## trial 70
==> flow/design.v <==
`timescale 1ns / 1ps
module add_sub #(parameter WIDTH = 15)(
input signed [WIDTH:0] a,b,
input sel, 
output signed [WIDTH:0] out
);
wire [WIDTH+1:0] sum;
assign sum = sel?a-b:a+b;
assign out = {sum[WIDTH+1],sum[WIDTH-1:0]};
endmodule
`timescale 1ns / 1ps
module mux #(parameter WIDTH = 15)(
input [WIDTH:0] a,b,
input sel,
output [WIDTH:0]out
);
assign out = sel?b:a;
endmodule
`timescale 1ns / 1ps
module shifter#(parameter WIDTH = 15)(
input signed [WIDTH:0] a,
output signed [WIDTH:0] b,
input m , 
input [3:0] i
);
assign b = m? (a)>>>i :((i!=0)?(a)>>>(i-1):a);
endmodule
`timescale 1ns / 1ps
module rom#(parameter WIDTH = 15)(
input clk,
input sel ,
input [3:0] i,
output [WIDTH:0] rom_out
    );
 reg [WIDTH:0] rom_mem [0:19] ;
 initial begin
 rom_mem[0] =  16'b0000010000000000;
 rom_mem[1] =  16'b0000001000000000;
 rom_mem[2] =  16'b0000000100000000;
 rom_mem[3] =  16'b0000000010000000;
 rom_mem[4] =  16'b0000000001000000;
 rom_mem[5] =  16'b0000000000100000;
 rom_mem[6] =  16'b0000000000010000;
 rom_mem[7] =  16'b0000000000001000;
 rom_mem[8] =  16'b0000000000000100;
 rom_mem[9] =  16'b0000000000000010;
 rom_mem[10] =  16'b0000001000110010;
 rom_mem[11] =  16'b0000000100000110;
 rom_mem[12] =  16'b0000000010000001;
 rom_mem[13] =  16'b0000000001000000;
 rom_mem[14] =  16'b0000000000100000;
 rom_mem[15] =  16'b0000000000010000;
 rom_mem[16] =  16'b0000000000001000;
 rom_mem[17] =  16'b0000000000000100;
 rom_mem[18] =  16'b0000000000000010;
 rom_mem[19] =  16'b0000000000000001;
 end   
 assign rom_out = sel?rom_mem[i+9]:rom_mem[i-1];
endmodule
`timescale 1ns / 1ps
module recon_controlpath(
input clk,reset,
output reg selmx,selmy,selmz,
output reg [3:0]  i
);
reg start;
always @ (posedge clk) begin
    if(reset) begin 
        i <= 0;
        selmx <= 0;
        selmy <= 0;
        selmz <= 0; 
        start <= 1;
    end
    else if(start) begin
        if(i!=0) begin
        selmx <= 1;
        selmy <= 1;
        selmz <= 1; 
        end
        if(i != 10) begin
         i <= i+1;
        end
        else if (i==10) begin
            start <= 0;
            i <= 0;
            selmx <= 0;
            selmy <= 0;
            selmz <= 0; 
        end
    end
end
endmodule
`timescale 1ns / 1ps
module recon_datapath#(parameter WIDTH = 15)(
input clk,
input m,div,
input [WIDTH:0] Xo,Yo,Zo ,
input selmx,selmy,selmz,
output reg [WIDTH:0] Xout,Yout, Zout,
input [WIDTH:0] z_rom,
input [3:0] i
);
wire [WIDTH:0] x_mux, y_mux , z_mux;
wire [WIDTH:0] x_asout, y_asout , z_asout; 
wire [WIDTH:0] x_fout;
mux m_x(Xo , Xout , selmx , x_mux);
mux m_y(Yo , Yout , selmy , y_mux);
mux m_z(Zo , Zout , selmz , z_mux);
reg [WIDTH:0] Xi , Yi , Zi;
wire di = div?(~y_mux[15]):z_mux[15];
always @ (posedge clk) begin 
if(i!=0) begin
    Xout <= x_fout;
    Yout <= y_asout;
    Zout <= z_asout;
end
end
wire [WIDTH:0] x_sft, y_sft; 
shifter shftx(x_mux ,x_sft ,m, i);
shifter shfty(y_mux ,y_sft,m, i);
add_sub X_as(x_mux , y_sft ,di, x_asout);
add_sub Y_as(y_mux , x_sft ,di, y_asout);
add_sub Z_as(z_mux , z_rom ,~(di), z_asout);
mux m_xout(x_mux, x_asout , m , x_fout);
endmodule
`timescale 1ns / 1ps
module recon#(parameter WIDTH = 15)(
input clk,reset,m,div,
input [WIDTH:0] Xo, Yo ,Zo,
output [WIDTH:0] Xout , Yout , Zout,
output [3:0] i
);
wire selmx,selmy,selmz;
wire [WIDTH:0] rom_out ;
recon_datapath dt(clk,m,div,Xo,Yo,Zo,selmx, selmy,selmz,Xout, Yout, Zout ,rom_out, i);
recon_controlpath ct(clk,reset,selmx,selmy,selmz,i);
rom rm(clk,m,i,rom_out);
endmodule
`timescale 1ns / 1ps
module latch#(parameter WIDTH=15)(
input [WIDTH:0] Xout,Yout,Zout,
input [3:0] i,
input clk,reset,
output reg [WIDTH:0] X_H,Y_H,Z_H,
input af_en);
always@(posedge clk) begin
    if(reset) begin
        X_H<=16'b0;
        Y_H<=16'b0;
        Z_H<=16'b0;
    end
    else if(i==10&af_en)begin
        X_H<=16'b0000010011010100;
        Y_H<=16'b0;
        Z_H<=Yout;
    end
end
endmodule
`timescale 1ns / 1ps
module ResetLogic#(parameter WIDTH=15 )(
input ext_reset,
input clk,
output reg reset1,reset2,reset3,complete
);
reg [5:0] counter;
always@(posedge clk)begin
    if(ext_reset) begin
        reset1<=1;
        reset2<=1;
        reset3 <=1;
        complete <= 0;
        counter<=0;
    end
    else if(counter==0)begin
        counter<=counter+1;
        reset1<=0;
    end
    else if(counter==11) begin
        reset2<=0;
        counter <= counter + 1;
    end
    else if (counter == 22) begin 
        reset3 <= 0;
        counter <= counter + 1;
    end
    else if(counter ==33) begin
        complete <= 1;
    end
    else if(counter <34) begin 
        counter <= counter + 1;
    end
end
endmodule
`timescale 1ns / 1ps
module Neuron#(parameter WIDTH=15)(
input [WIDTH:0] Xo,Yo,Zo,
input clk,reset,
output [WIDTH:0] Sin_H,Cos_H,Z, 
output reset3,complete,
output [WIDTH:0] Yout,
input af_en
);
wire reset1,reset2;
wire zz;
assign Z=Yout;
wire[WIDTH:0] Xout,Zout;
wire [3:0] i1,i2;
wire [WIDTH:0] X_H,Y_H,Z_H;
reg [3:0] i1_d;
ResetLogic RL(reset,clk,reset1,reset2,reset3,complete);
recon linear(clk,reset1,1'b0,1'b0,Xo, Yo ,Zo,Xout , Yout , Zout, i1);
always @(posedge clk) i1_d <= i1;
latch l1(Xout,Yout,Zout, i1_d,clk,reset1,X_H,Y_H,Z_H,af_en);
recon hyperbolic(clk,reset2,1'b1,1'b0,X_H,Y_H,Z_H,Cos_H,Sin_H,zz,i2);
endmodule
`timescale 1ns / 1ps
module recon_top_level#(parameter WIDTH = 15)( 
input [WIDTH:0] Xo, Zo , Yo,
input clk,
input ext_reset,
input [1:0] sel,
output [WIDTH:0] mac_out,
output [WIDTH:0] f,
input af_en,
output complete
);
wire [WIDTH:0] z, coshz, sinhz;
wire reset3;
Neuron #(WIDTH)inneuron(Xo,Yo,Zo,clk,ext_reset, sinhz,coshz,z,reset3,complete,mac_out,af_en);
wire sign_z=z[WIDTH];
wire [WIDTH:0]relu ;
assign relu=sign_z?0:z;
wire [WIDTH:0] ez, ez_1;
add_sub #(WIDTH) adder1(coshz, sinhz, sel[0], ez);
add_sub #(WIDTH) adder2(ez, 16'b0000010000000000, sel[0], ez_1);
wire [WIDTH:0] w2,w3;
wire [WIDTH:0] divisor , dividend;
mux  #(WIDTH)m1(ez, coshz, sel[0], w2);
mux #(WIDTH) m2(ez_1, sinhz, sel[0], w3);
wire [WIDTH:0] div_out;
assign divisor =  {w3[15], (w3[14:0]>>2) };
assign dividend = {w2[15], (w2[14:0]>>2) };
wire [WIDTH:0] X_divout,Y_divout;
recon #(WIDTH) r_div(
 clk,reset3,1'b0,1'b1,
divisor, dividend ,16'b0,
 X_divout , Y_divout , div_out
);
assign f=sel[1]?(sel[0]?mac_out:relu):div_out;  
endmodule
export LEC_CHECK = 0
export ABC_AREA = 1
export CAP_MARGIN = 20
export CORE_ASPECT_RATIO = 0.5
export CORE_MARGIN = 9
export CORE_UTILIZATION = 42
export CTS_CLUSTER_DIAMETER = 311
export CTS_CLUSTER_SIZE = 98
export SLEW_MARGIN = 20
export TNS_END_PERCENT = 20
create_clock -name core_clock -period 8.5 [get_ports {clk}]
run.sh (not shown) runs the stock make flow with config.mk's settings and CLKGATE_MAP_FILE=.
### trial 70 -> trial 34
- removing CORE_ASPECT_RATIO (formerly 0.5)
- removing CTS_CLUSTER_DIAMETER (formerly 311)
- removing CTS_CLUSTER_SIZE (formerly 98)
- changing CORE_MARGIN from 9 to 2
- changing CORE_UTILIZATION from 42 to 66
- removing ABC_AREA (formerly 1)
- removing TNS_END_PERCENT (formerly 20)
- changing the clock period (ns, I/O delays scaled along) from 8.5 to 9.1
[summary]
- Worst setup slack: trial 70 and trial 34 compared, higher one is trial 70
- [trial 34] global placement routability congestion rose about 10% relative to trial 70
- On portion of total power attributed to combinational logic, the lower figure sits with trial 70, not trial 34.
- Synthesized area in trial 34 vs trial 70: up 3.9%
- Critical-path cell with the highest stage delay = sky130_fd_sc_hd__fa_1: trial 34; critical-path cell with the highest stage delay = sky130_fd_sc_hd__clkdlybuf4s50_1: trial 70
- Switching power of the nets improves in trial 34 relative to trial 70.
- AND-OR/OR-AND gates as the dominant kind of combinational cell was reported by trial 34, and simple AND/OR/NAND/NOR gates by trial 70.

* * *

== run 1 ==
RTL: the design.v shown in full above, as it stands there.
clock: 6.48 ns
lec_check: 0
abc_area: 1
cap_margin: 20
core_margin: 2
core_utilization: 71
gpl_routability_driven: 0
max_routing_layer: met4
min_routing_layer: met1
place_density: 0.63
setup_slack_margin: 0.13
slew_margin: 40
tns_end_percent: 45
| run 1 | all stages done | FAIL | negative setup slack |
Input changes introduced in run 2 (baseline for comparison: run 1):
==> flow/config.mk <==
export PLATFORM = sky130hd
export DESIGN_NAME = recon_top_level
export DESIGN_NICKNAME = recon_top_level
export VERILOG_FILES = /design/flow/design.v
export SDC_FILE = /design/flow/constraint.sdc
export NUM_CORES = 4
export LEC_CHECK = 0
export ABC_AREA = 0
export CAP_MARGIN = 20
export CORE_MARGIN = 2
export CORE_UTILIZATION = 67
export GPL_ROUTABILITY_DRIVEN = 1
export MIN_ROUTING_LAYER = met1
export SETUP_SLACK_MARGIN = 1.63
export SLEW_MARGIN = 40
export TNS_END_PERCENT = 45
==> flow/constraint.sdc <==
create_clock -name core_clock -period 8.83 [get_ports {clk}]
set_input_delay 1.7660 -clock core_clock [delete_from_list [all_inputs] [get_ports {clk}]]
set_output_delay 1.7660 -clock core_clock [all_outputs]
set_load 0.01 [all_outputs]
## What came out
- Run 2 vs run 1: placed standard-cell area down
- sky130_fd_sc_hd__or4_1 as the cell with the biggest individual delay on the critical path was reported by run 2, and sky130_fd_sc_hd__nand2_1 by run 1.
- | worst voltage drop across the vdd grid | run 2 vs run 1 | about 28% lower |
- Higher quantity of gates resized following cts goes to run 1 over run 2.
- Run 2 vs. run 1: cell count went down by about 14%.
- Lower clock-buffer cell count goes to run 1 over run 2.
- Run 2 did not stop at any stage, and its layout met the timing, design-rule and antenna checks.
diff inputs: run 2 => run 3
==> flow/config.mk <==
export PLATFORM = sky130hd
export DESIGN_NAME = recon_top_level
export DESIGN_NICKNAME = recon_top_level
export VERILOG_FILES = /design/flow/design.v
export SDC_FILE = /design/flow/constraint.sdc
export NUM_CORES = 4
export LEC_CHECK = 0
export CAP_MARGIN = 20
export CORE_MARGIN = 2
export CORE_UTILIZATION = 68
export SLEW_MARGIN = 20
==> flow/constraint.sdc <==
create_clock -name core_clock -period 6.88 [get_ports {clk}]
set_input_delay 1.3760 -clock core_clock [delete_from_list [all_inputs] [get_ports {clk}]]
set_output_delay 1.3760 -clock core_clock [all_outputs]
set_load 0.01 [all_outputs]
Notes after the runs:
No crash in run 3: every stage finished, but the layout fails its final checks due to negative setup slack.
Startpoint of the most critical setup path: inneuron.hyperbolic.dt.Yout[3]$_DFFE_PP_ -> run 3, sel[0] -> run 2
Run 3 vs. run 2: total power went up by 37%.
The final worst-path setup slack of run 3 falls short of that of run 2 by 1540 ps.
| count of buffering cells on the critical path with inverters included | run 3 vs run 2 | 2 higher |
Compared with run 2, run 3 shows post-placement cell count that has gone up by a little under 10%.
Run 3 gives more relative area change from synthesis to final layout than run 2 did.
Comparing clock power for run 3 and run 2, the bigger number came from run 3.
Number of enable-type register cells in the synthesized netlist: run 3 vs run 2 identical
When run 3 is set beside run 2, its data required time at the worst endpoint turns out to be 1950 ps smaller.
Of run 3 and run 2, run 2 shows the lower number of global-route vias before repair, with run 3 above it.
Post-route fraction of the period consumed by the critical path delta for run 3 relative to run 2: 20 points higher
Relative to run 3, the following input files were edited for run 4:
-- flow/config.mk --
<<< run 3, line 6
export NUM_CORES = 4
export LEC_CHECK = 0
export CAP_MARGIN = 20
export CORE_MARGIN = 2
export CORE_UTILIZATION = 68
export SLEW_MARGIN = 20
>>> run 4, line 6
export NUM_CORES = 4
export LEC_CHECK = 0
export ABC_AREA = 1
export CAP_MARGIN = 20
export CORE_MARGIN = 2
export CORE_UTILIZATION = 72
export CTS_CLUSTER_DIAMETER = 400
export SLEW_MARGIN = 20
==> flow/constraint.sdc <==
create_clock -name core_clock -period 2.87 [get_ports {clk}]
set_input_delay 0.5740 -clock core_clock [delete_from_list [all_inputs] [get_ports {clk}]]
set_output_delay 0.5740 -clock core_clock [all_outputs]
set_load 0.01 [all_outputs]
Findings:
- Tool error DPL-0033 stopped run 4 during detailed placement (3_5_place_dp); no final results.
- Changes observed in run 4 relative to run 3: number of cell instances after yosys synthesis moved up; summed instance area of the synthesized netlist moved down; AND-OR/OR-AND share of the synthesized area moved down; die area moved down.
- Delta (run 4 minus run 3): count of different cell masters after synthesis down 38; area reported by Yosys stat down about 3.7%; boundary pin count level.
- Sort run 3 and run 4 by xor/xnor cell area share of the yosys netlist, descending, and run 4 comes first.
- Comparing run 3 and run 4, the lower die boundary height is on run 4.
For run 5, these inputs were changed with respect to run 4:
==> flow/config.mk <==
export PLATFORM = sky130hd
export DESIGN_NAME = recon_top_level
export DESIGN_NICKNAME = recon_top_level
export VERILOG_FILES = /design/flow/design.v
export SDC_FILE = /design/flow/constraint.sdc
export NUM_CORES = 4
export LEC_CHECK = 0
export CAP_MARGIN = 20
export CORE_MARGIN = 2
export CORE_UTILIZATION = 40
export SLEW_MARGIN = 20
==> flow/constraint.sdc <==
create_clock -name core_clock -period 8.5 [get_ports {clk}]
set_input_delay 1.7000 -clock core_clock [delete_from_list [all_inputs] [get_ports {clk}]]
set_output_delay 1.7000 -clock core_clock [all_outputs]
set_load 0.01 [all_outputs]
## What came out
- Run 5 finished all stages; the layout is clean.
- The lower number of standard cells reported by yosys came out of run 5.
- Run 5 vs. run 4: total die size moved up; number of cells produced by synthesis went down 13%; xor/xnor cell area share of the yosys netlist lower; adder-cell share of the synthesized area shows a reduction of 0.40 points; vertical die size rose 36%.
- Between run 4 and run 5, the flow reports synthesis area per yosys increasing by a few percent.
- Run 4 ended up with simple AND/OR/NAND/NOR gates as its dominant non-sequential cell family after synthesis; run 5 ended up with AND-OR/OR-AND gates.

* * *

// recon_top_level: RTL as listed in full above, without the edits since
==> flow/config.mk <==
export PLATFORM = sky130hd
export DESIGN_NAME = recon_top_level
export DESIGN_NICKNAME = recon_top_level
export VERILOG_FILES = /design/flow/design.v
export SDC_FILE = /design/flow/constraint.sdc
export NUM_CORES = 4
export LEC_CHECK = 0
export CAP_MARGIN = 20
export CORE_MARGIN = 2
export CORE_UTILIZATION = 65
export SLEW_MARGIN = 20
==> flow/constraint.sdc <==
create_clock -name core_clock -period 6.68 [get_ports {clk}]
set_input_delay 1.3360 -clock core_clock [delete_from_list [all_inputs] [get_ports {clk}]]
set_output_delay 1.3360 -clock core_clock [all_outputs]
set_load 0.01 [all_outputs]
The first run reached the layout checks and failed them: setup timing.
Edit:
- CORE_UTILIZATION: 65 -> 40
- clock period: 6.68 -> 5.87 ns (I/O delays scaled with it)
The new run produced a layout that fails on setup timing; combinational power climbs by about a fifth; worst hold slack hardly moves; cell count climbs by roughly a tenth; clock power climbs by roughly a tenth; sequential cell count is unchanged; global-route usage drops by 14 points; synthesized area stays the same; sequential share of layout area drops by 1.1 points; die area climbs by well over a third; via count drops by a few percent; power climbs by about a fifth.
Edit:
- CORE_UTILIZATION: 40 -> 72
- TNS_END_PERCENT: not set -> 45
- clock period: 5.87 -> 4.37 ns (I/O delays scaled with it)
After rerunning: With this change the flow died in clock tree synthesis (4_1_cts) (DPL-0038); die area is lower by 44%; synthesized cell count does not change; area after synthesis is unchanged.
Edit:
- ABC_AREA: not set -> 1
- CORE_UTILIZATION: 72 -> 69
- TNS_END_PERCENT: 45 -> not set
- clock period: 4.37 -> 4.8 ns (I/O delays scaled with it)
Effect: This time the run died in global routing (5_1_grt); die size is higher by 0.44%; synthesized cell count came out higher by 15%; area after synthesis shrinks by 3.7%.
Edit:
- ABC_AREA: 1 -> not set
- CORE_UTILIZATION: 69 -> 11
- clock period: 4.8 -> 9.1 ns (I/O delays scaled with it)
After rerunning: With this change the flow finished clean. Area after synthesis increases by 3.9%. Synthesized cell count decreases by 13%. Die area increases to 6.3 times its value.
Power figures rest on the tool's default switching activity, not on a simulated workload.
